==> flow/design.v (excerpt) <==
module alu_top(CLK, OP1, OP2, OPRN, OUT, ZERO);
	input CLK;
	input [31:0] OP1;
	input [31:0] OP2;
	input [5:0] OPRN;
	output [31:0] OUT;
	output ZERO;
	reg [31:0] op1_q, op2_q;
	reg [5:0] oprn_q;
	reg [31:0] out_q;
	reg zero_q;
	wire [31:0] alu_out;
	wire alu_zero;
	ALU alu_inst(alu_out, alu_zero, op1_q, op2_q, oprn_q);
	always @(posedge CLK) begin
		op1_q <= OP1;
		op2_q <= OP2;
		oprn_q <= OPRN;
		out_q <= alu_out;
		zero_q <= alu_zero;
	end
	assign OUT = out_q;
	assign ZERO = zero_q;
endmodule
Size: roughly 100 flip-flops, about 0.023 mm² of cells after synthesis.
make LEC_CHECK=0 CAP_MARGIN=20 CORE_MARGIN=2 CORE_UTILIZATION=68 CTS_CLUSTER_DIAMETER=373 CTS_CLUSTER_SIZE=100 HOLD_SLACK_MARGIN=0.3 PLACE_DENSITY=0.42 SETUP_SLACK_MARGIN=-1.67 SLEW_MARGIN=20 TNS_END_PERCENT=20 finish   # period 17.1 ns
run.sh (not shown) runs the stock make flow with config.mk's settings and CLKGATE_MAP_FILE=.
The first run did not get past 5_1_grt.
Then changed:
- ABC_AREA: default -> 1
- CORE_UTILIZATION: 68 -> 64
- CTS_CLUSTER_DIAMETER: 373 -> default
- HOLD_SLACK_MARGIN: 0.3 -> default
- PLACE_DENSITY: 0.42 -> 0.36
- SETUP_SLACK_MARGIN: -1.67 -> default
- TNS_END_PERCENT: 20 -> default
- clock period: 17.1 -> 22.8 ns (I/O delays scaled with it)
Effect: With this change the flow reached the layout checks and failed them: negative setup slack; synthesized area grows by 2.7%; synthesized cell count grows by 23%; die area grows by 8.9%.
Then changed:
- ABC_AREA: 1 -> default
- CORE_UTILIZATION: 64 -> 65
- CTS_CLUSTER_SIZE: 100 -> default
- PLACE_DENSITY: 0.36 -> default
- SETUP_SLACK_MARGIN: default -> -2.0
- clock period: 22.8 -> 28.0 ns (I/O delays scaled with it)
What happened: Now the flow aborted during 5_1_grt (GRT-0232). Synthesized area drops by 2.6%. Synthesized cell count drops by 19%. Die area drops by 4.0%.
Then changed:
- HOLD_SLACK_MARGIN: default -> 0.28
- SETUP_SLACK_MARGIN: -2.0 -> 4.5
- clock period: 28.0 -> 31.3 ns (I/O delays scaled with it)
Effect: The changed run finished with timing, DRC and antenna clean. Synthesized cell count stays the same. Synthesized area stays the same. Die area stays the same.

========
Starting RTL as in the previous note.
make LEC_CHECK=0 ABC_AREA=1 CAP_MARGIN=20 CORE_MARGIN=2 CORE_UTILIZATION=72 CTS_CLUSTER_SIZE=100 PLACE_DENSITY=0.36 SLEW_MARGIN=20 TNS_END_PERCENT=10 finish   # period 18.7 ns
The first run finished with negative setup slack left.
==> next run, changes <==
Settings changed: ABC_AREA 1 to default, CORE_UTILIZATION 72 to 58, CTS_CLUSTER_SIZE 100 to default, PLACE_DENSITY 0.36 to default, SETUP_SLACK_MARGIN from default to 4.5, TNS_END_PERCENT 10 to default.
Clock period 18.7 ns to 24.1 ns, I/O delays scaled along.
Outcome: The changed run finished but failed the layout checks on negative setup slack; core utilization decreases by 16 points; register-to-register slack improved by 6.3 ns; sequential cell count is unchanged.
==> next run, changes <==
Settings changed: CORE_UTILIZATION 58 to 65, SETUP_SLACK_MARGIN 4.5 to -2.0.
Clock period 24.1 ns to 28.2 ns, I/O delays scaled along.
After rerunning: The new run produced a layout that fails on negative setup slack. Synthesized cell count is unchanged. Global-route usage is about the same. Critical path depth is higher by 4. Worst hold slack improves by 0.031 ns. Fmax fell by 3.3%. Area after synthesis is unchanged.
==> next run, changes <==
Settings changed: CTS_CLUSTER_DIAMETER from default to 240, SETUP_SLACK_MARGIN -2.0 to default.
Clock period 28.2 ns to 27.8 ns, I/O delays scaled along.
The changed run ran to the end with violations: negative setup slack.
Sequential share of layout area went down by 0.18 points.
Non-clock buffer count grows by 12.
Worst setup slack improves by 0.088 ns.
Critical path depth is unchanged.
Cell count went up by 0.33%.
First-iteration DRC count climbs by 50%.
Global-route usage rises by 6.4 points.
==> next run, changes <==
Settings changed: CORE_UTILIZATION 65 to 61, CTS_CLUSTER_DIAMETER 240 to default, TNS_END_PERCENT from default to 5.
Clock period 27.8 ns to 27.7 ns, I/O delays scaled along.
The changed run ran to the end with violations: negative setup slack.
Global-route usage came out higher by 2.1 points.
Wire length goes up by 6.6%.
Hold slack improved by 0.037 ns.
Clock skew stays flat.
Worst setup slack gets worse by 0.71 ns.
Design area barely changes.
